Setup of run A:
Design fp32mult, start of the top module:
module fp32mult (
    input  wire [31:0] x1,
    input  wire [31:0] x2,
    input  wire        en,
    input  wire        rst,
    input  wire        clk,
    output wire [31:0] y,
    output wire        ready
);
Size: roughly 2,500 cells after synthesis, about 98 flip-flops, roughly 100 I/O pins.
make LEC_CHECK=0 CAP_MARGIN=20 CORE_MARGIN=2 CORE_UTILIZATION=40 SETUP_SLACK_MARGIN=0.9 SLEW_MARGIN=20 finish   # period 8.69 ns
run.sh (not shown) runs the stock make flow with config.mk's settings and CLKGATE_MAP_FILE=.
[inputs] run B vs run A
Settings: removing SETUP_SLACK_MARGIN (formerly 0.9).
[summary]
- Against run A, critical path depth in run B rose by a few percent.
- Both conditions hold for run B: the flow ran to the end and the final layout passed the timing, design-rule and antenna checks.
- Of the two values seen for slowest cell on the critical path, dfrtp_1 was produced by run B and dfrtp_2 by run A.
- The global-route usage was comparable across run A and run B.
- Final cell area: run B below run A
Inputs modified between run B and run C:
Settings: CORE_UTILIZATION now 65, was 40; the clock period (ns, I/O delays scaled along) now 6.78, was 8.69.
## What came out
Run B completed every stage of the flow, and the final layout passed the timing, design-rule and antenna checks. Run C finished every stage; the final checks, however, were not passed, the failures being setup timing. Start point of the critical path = reg_x1.q[11]: run C; start point of the critical path = reg_x1.q[22]: run B. Post-synthesis net count came out exactly the same in run B and run C. Compared to run B, run C shows a narrower setup margin. Layout overhead on the synthesized area in run C is 12 points higher than in run B. Relative to run B, maximum achievable frequency increased by about 14% in run C. Going from run B to run C, the share of the clock period used by the worst path was found to have gone up by 11 points. Initial antenna violation count, run B and run C, lower one = run B. Run B reports its capture point of the worst path as reg_out.q[21] while run C reports reg_out.q[20]. In the tables for run B and run C, final critical-path required period reads higher with run B.
--- input diff run C..run D ---
Settings: PLACE_DENSITY_LB_ADDON newly set to 0.08; CORE_UTILIZATION changed from 65 to 72; the clock period (ns, I/O delays scaled along) changed from 6.78 to 7.14.
==> results <==
- No crash in run D: every stage finished, but the layout fails its final checks due to setup timing.
- Taking run C as the reference, in run D worst-case setup margin in the final layout rose by 0.27 ns; number of post-CTS setup repair buffers went down 32%; minimum clock period after layout climbed 0.088 ns; length of routed met2 wiring moved down.
- Between run D and run C, total length of routed met3 wires is lower for run C, run D comes in above that.
- Post-route fraction of the period consumed by the critical path, run D and run C, higher one = run C.
What run E does differently from run D at the input level:
Settings: setting PLACE_DENSITY to 0.36 for the first time; setting TNS_END_PERCENT to 5 for the first time; removing PLACE_DENSITY_LB_ADDON (formerly 0.08); setting SETUP_SLACK_MARGIN to 0.87 for the first time; changing the clock period (ns, I/O delays scaled along) from 7.14 to 5.56.
### Flow results
- Run E: complete, dirty (setup timing)
- In terms of worst hold slack, run D and run E differ only marginally.
- Where detailed-route wire length is concerned, run D is outperformed by run E.
- [run E vs run D] worst-path maximum fanout: higher in run E
#### Input delta (run F over run E)
Settings: CORE_UTILIZATION: 72 -> 65; TNS_END_PERCENT: 5 -> unset; the clock period (ns, I/O delays scaled along): 5.56 -> 7.8.
--- outcome ---
- Run F was carried through to the last stage, and its layout satisfied the timing, design-rule and antenna checks.
- Re number of logic gates: no difference whatsoever between run E and run F.
- The timing startpoint of the critical path comes out reg_x2.q[0] in one run and reg_x1.q[12] in the other, namely in run F and run E respectively.
- From run E to run F the numbers moved as follows: non-clock buffer count moved down, fmax level, routability-driven placement congestion ratio moved up, share of the core filled with cells moved down.

---

red:
The RTL this note starts from:
==> flow/design.v <==
module fullreg #(  parameter N = 16 )(
    input [N-1:0] d,
    output reg [N-1:0] q,
    input clk,
    input en,
    input clr,  
    input rst   
    );
always @(posedge clk,posedge rst) begin
    if(rst)
        q<=0;
    else    
    if(en==1)begin
        if(clr)
            q<=0;
        else
            q<=d;
    end
end
endmodule
module exp_adder_bias (
    input  wire [7:0] exp1,    
    input  wire [7:0] exp2,    
    output wire [7:0] exp_out  
);
    wire [8:0] sum;            
    wire [8:0] sum_minus_bias;
    assign sum = exp1 + exp2;
    assign sum_minus_bias = sum - 9'd127;
    assign exp_out = sum_minus_bias[7:0];
endmodule
module exp_normalizer (
    input  wire        msb_mult,    
    input  wire [7:0]  exp_in,      
    output wire [7:0]  exp_out      
);
    assign exp_out = msb_mult ? (exp_in + 8'd1) : exp_in;
endmodule
module mantissa_normalizer (
    input  wire [47:0] mult_out,    
    output wire [23:0] mant_out     
);
    assign mant_out = mult_out[47] ? 
                      mult_out[47:24] : 
                      mult_out[46:23];
endmodule
module mult24 (
    input  wire [23:0] a,    
    input  wire [23:0] b,    
    output wire [47:0] p     
);
    assign p = $unsigned(a) * $unsigned(b);
endmodule
module fp32mult (
    input  wire [31:0] x1,
    input  wire [31:0] x2,
    input  wire        en,
    input  wire        rst,
    input  wire        clk,
    output wire [31:0] y,
    output wire        ready
);
    wire [31:0] x1_reg;
    wire [31:0] x2_reg;
    fullreg #(32) reg_x1 (.clk(clk), .rst(rst), .clr(1'b0), .en(en), .d(x1), .q(x1_reg));
    fullreg #(32) reg_x2 (.clk(clk), .rst(rst), .clr(1'b0), .en(en), .d(x2), .q(x2_reg));
    wire sign1 = x1_reg[31];
    wire sign2 = x2_reg[31];
    wire [7:0] exp1 = x1_reg[30:23];
    wire [7:0] exp2 = x2_reg[30:23];
    wire [23:0] mant1 = {1'b1, x1_reg[22:0]};  
    wire [23:0] mant2 = {1'b1, x2_reg[22:0]};
    wire sign_result = sign1 ^ sign2;
    wire [7:0] exp_sum;
      wire en_d1;
    wire en_d2;
    exp_adder_bias exp_add_inst (
        .exp1(exp1),
        .exp2(exp2),
        .exp_out(exp_sum)
    );
    wire [47:0] mant_product;
    mult24 mult_inst (
        .a(mant1),
        .b(mant2),
        .p(mant_product)
    );
    wire [7:0] exp_norm;
    exp_normalizer exp_norm_inst (
        .msb_mult(mant_product[47]),
        .exp_in(exp_sum),
        .exp_out(exp_norm)
    );
    wire [23:0] mant_norm;
    mantissa_normalizer mant_norm_inst (
        .mult_out(mant_product),
        .mant_out(mant_norm)
    );
    wire [31:0] result_comb;
    assign result_comb = {sign_result, exp_norm, mant_norm[22:0]};
    fullreg #(32) reg_out (
        .clk(clk),
        .rst(rst),
        .clr(1'b0),
        .en(en_d1),
        .d(result_comb),
        .q(y)
    );
    fullreg #(1) reg_en_stage1 (
        .clk(clk),
        .rst(rst),
        .clr(1'b0),
        .en(1'b1),
        .d(en),
        .q(en_d1)
    );
    fullreg #(1) reg_en_stage2 (
        .clk(clk),
        .rst(rst),
        .clr(1'b0),
        .en(1'b1),
        .d(en_d1),
        .q(en_d2)
    );
    assign ready = en_d2;
endmodule
clock: 5.19 ns
lec_check: 0
cap_margin: 20
core_margin: 2
core_utilization: 72
cts_cluster_size: 10
hold_slack_margin: 0.3
place_density: 0.38
setup_slack_margin: 1.28
slew_margin: 20
tns_end_percent: 10
Complete run, failing final checks: red, reason negative setup slack.
Setup changes, red to blue
- CTS_CLUSTER_SIZE no longer set, was 10
- CORE_UTILIZATION now 40, was 72
- TNS_END_PERCENT no longer set, was 10
- PLACE_DENSITY no longer set, was 0.38
- SETUP_SLACK_MARGIN no longer set, was 1.28
- HOLD_SLACK_MARGIN no longer set, was 0.3
- the clock period (ns, I/O delays scaled along) now 10.0, was 5.19
### Flow results
- Looking at the reports, blue completed the entire flow and the layout it produced met the timing, design-rule and antenna checks.
- Summary of blue over red: non-clock buffer count in the final layout went down by 268, worst hold path stage count went up by 1, minimum setup slack in the final design went up by 3300 ps, met1 layer usage reported by global route went down by 20 points, final routed wire length divided by cell count went down by 7.3%.
The inputs of green differ from those of blue as listed below.
- setting CTS_CLUSTER_SIZE to 100 for the first time
- changing CORE_UTILIZATION from 40 to 56
- setting CTS_CLUSTER_DIAMETER to 200 for the first time
- setting TNS_END_PERCENT to 25 for the first time
- setting CORE_ASPECT_RATIO to 0.5 for the first time
Notes after the runs:
From blue to green the numbers moved as follows: maximum frequency climbed about 2.8%.
## Diff of input files: orange against green
- CORE_UTILIZATION changed from 56 to 38
- CORE_MARGIN changed from 2 to 10
- CORE_ASPECT_RATIO changed from 0.5 to 1.48
- CTS_CLUSTER_DIAMETER removed (was 200)
- ABC_AREA newly set to 0
- GPL_TIMING_DRIVEN newly set to 0
- CTS_CLUSTER_SIZE changed from 100 to 45
- CELL_PAD_IN_SITES_GLOBAL_PLACEMENT newly set to 1
- SLEW_MARGIN changed from 20 to 25
- TNS_END_PERCENT changed from 25 to 10
## What came out
- [compare] base=green new=orange: fraction of the cycle the final worst path needs climbed 2.8 points; number of cells in the design after placement climbed 316.
- Cell area delta (orange − green): unfavourable
- Summary of orange over green: number of flip-flops and latches in the synthesized netlist was more or less identical; core area increased 47%; wire length of the first global-routing pass saw an increase.
